v31:
Design cpu, start of the top module:
module cpu(clk,reset,s,load,in,out,N,V,Z,w);
  input clk, reset, s, load;
  input [15:0] in;
  output [15:0] out;
  output N, V, Z, w;
  wire [15:0] inst_reg_out;
  Load_enabled_register #(16) instruction_register(clk, load, in, inst_reg_out);
  wire [2:0] nsel, opcode, readnum, writenum;
  wire [1:0] op, ALUop, shift;
  wire [15:0] sximm5, sximm8;
  Inst_dec instruction_decoder(inst_reg_out, nsel, opcode, op, ALUop, sximm5, sximm8, shift, readnum, writenum);
  wire [1:0] vsel;
  wire loada, loadb, asel, bsel, loadc, loads, write; 
  Controller datapath_controller(clk, s, reset, opcode, op, w, loada, loadb, loadc, loads, asel, bsel, vsel, nsel, write);
  datapath DP(.clk(clk),  
                .readnum(readnum), .vsel(vsel), .loada(loada), .loadb(loadb),   
                .shift(shift), .asel(asel), .bsel(bsel), .ALUop(ALUop), .loadc(loadc), .loads(loads), .sximm5(sximm5),  
                .writenum(writenum), .write(write), .sximm8(sximm8), .mdata(16'b0), .PC(8'b0),  
                .status({V, N, Z}), .datapath_out(out)  
              );
endmodule
Size in the first run: about 200 flip-flops, about 40 I/O pins, roughly 10000 um2 of cells after synthesis.
clock: 6.59 ns
lec_check: 0
abc_area: 0
cap_margin: 0
cell_pad_in_sites_detail_placement: 1
cell_pad_in_sites_global_placement: 1
core_margin: 8
core_utilization: 49
cts_cluster_size: 35
gpl_routability_driven: 0
gpl_timing_driven: 0
min_routing_layer: met1
place_density_lb_addon: 0.21
setup_slack_margin: -0.13
slew_margin: 5
run.sh (not shown) runs the stock make flow with config.mk's settings and CLKGATE_MAP_FILE=.
v31 went all the way through synthesis, placement and routing and the layout is clean on timing, DRC and antenna.
## Diff of input files: v53 against v31
Settings: MIN_ROUTING_LAYER: met1 -> met2; SLEW_MARGIN: 5 -> 20; CTS_CLUSTER_DIAMETER: unset -> 188; CAP_MARGIN: 0 -> 40; CTS_CLUSTER_SIZE: 35 -> unset; SETUP_SLACK_MARGIN: -0.13 -> unset; HOLD_SLACK_MARGIN: unset -> 0.07; ABC_AREA: 0 -> unset; PLACE_DENSITY_LB_ADDON: 0.21 -> unset; CORE_UTILIZATION: 49 -> 48; GPL_TIMING_DRIVEN: 0 -> unset; CELL_PAD_IN_SITES_GLOBAL_PLACEMENT: 1 -> 2; the clock period (ns, I/O delays scaled along): 6.59 -> 10.0.
--- outcome ---
Of v31 and v53, the higher internal power component belongs to v31. Against v31, slack of the worst reg-to-reg path in v53 came out better. Signed area change from the synthesized netlist to the final layout: lower on v53. Looking at routed metal-1 wire length across v31 and v53, the one that comes out lower is v53. When the final numbers for v31 and v53 were put side by side, the switching power as a share of total power turned out to be smaller in v31. Higher sequential share of layout area was reported by v53, not v31. v53 vs. v31: part of the power in combinational logic went down by 0.4 points; post-layout instance area now sits lower; post-DP HPWL decreased by 10% relative to the old numbers; clock group share of total power neither gained nor lost much; final routed wirelength across all metal layers moved down.
For v14, these inputs were changed with respect to v53:
Settings: a deleted CTS_CLUSTER_DIAMETER that had been 188; a deleted MIN_ROUTING_LAYER that had been met2; an added ABC_AREA of 1; a change of CORE_MARGIN from 8 to 2; a change of CORE_UTILIZATION from 48 to 63; a deleted HOLD_SLACK_MARGIN that had been 0.07; a deleted GPL_ROUTABILITY_DRIVEN that had been 0; a change of CAP_MARGIN from 40 to 20; a deleted CELL_PAD_IN_SITES_GLOBAL_PLACEMENT that had been 2; an added CTS_CLUSTER_SIZE of 93; a deleted CELL_PAD_IN_SITES_DETAIL_PLACEMENT that had been 1; a change of the clock period (ns, I/O delays scaled along) from 10.0 to 4.09.
## What came out
In summary, v14 completed successfully, with a layout that passed the timing, design-rule and antenna checks.
edfxtp_1 as the slowest library cell on the worst path was reported by v14, and or3_4 by v53.
Summary — proportion of total power due to net switching, v14 relative to v53: higher, by 0.63 points.
On v14: time the worst path needs with I/O delays and setup is 1440 ps lower than what v53 gave.
Between v53 and v14, the difference in number of sequential cells in the layout is negligible.
Looking at launching instance or port of the critical path, the instruction_register.out[4] result is from v14; the instruction_register.out[11] one comes from v53.
Input-level comparison between v17 and v14:
Settings: CORE_UTILIZATION: 63 -> 72; PLACE_DENSITY: unset -> 0.35; CTS_CLUSTER_DIAMETER: unset -> 397; CTS_CLUSTER_SIZE: 93 -> 15; the clock period (ns, I/O delays scaled along): 4.09 -> 3.24.
Notes after the runs:
- The clock distribution area overhead in the final layout of v17 falls short of that of v14 by 0.26 points.
- v17 vs v14 — vertical die size dropped by a few percent
- Status v17: flow complete, layout not clean - negative setup slack
- Critical path depth was higher in the run labelled v17.
- Delta (v17 minus v14): number of post-CTS setup repair buffers rose by 4, largest net degree at the start of global routing fell by 8, weighted congestion reported at the end of routability-driven placement rose by 11%, smallest setup slack after layout fell by 920 ps, fraction of standard cell area in multi-input logic rose by 0.96 points.
Relative to v17, the following input files were edited for v30:
Settings: clearing CTS_CLUSTER_SIZE, which used to be 15; clearing ABC_AREA, which used to be 1; clearing CTS_CLUSTER_DIAMETER, which used to be 397; swapping 72 for 40 in CORE_UTILIZATION; clearing PLACE_DENSITY, which used to be 0.35; swapping 3.24 for 5.73 in the clock period (ns, I/O delays scaled along).
Results
The share of total power in the clock network on v17 is in line with that on v30. Setup TNS after final layout ended up 17840 ps higher on v30 than on v17. v30 vs v17 — area growth from synthesis to final layout dropped 14 points. Cell count after synthesis in v30 vs v17: down 243. v30 vs v17 — worst setup slack after placement rose 1130 ps. On cts-stage hold buffer count, v17 tracks v30 almost exactly. v30 finished every step from synthesis to the final layout, and the layout passed the timing, design-rule and antenna checks. Against v17, v30 reports a final area that is lower.
Power figures rest on the tool's default switching activity, not on a simulated workload.
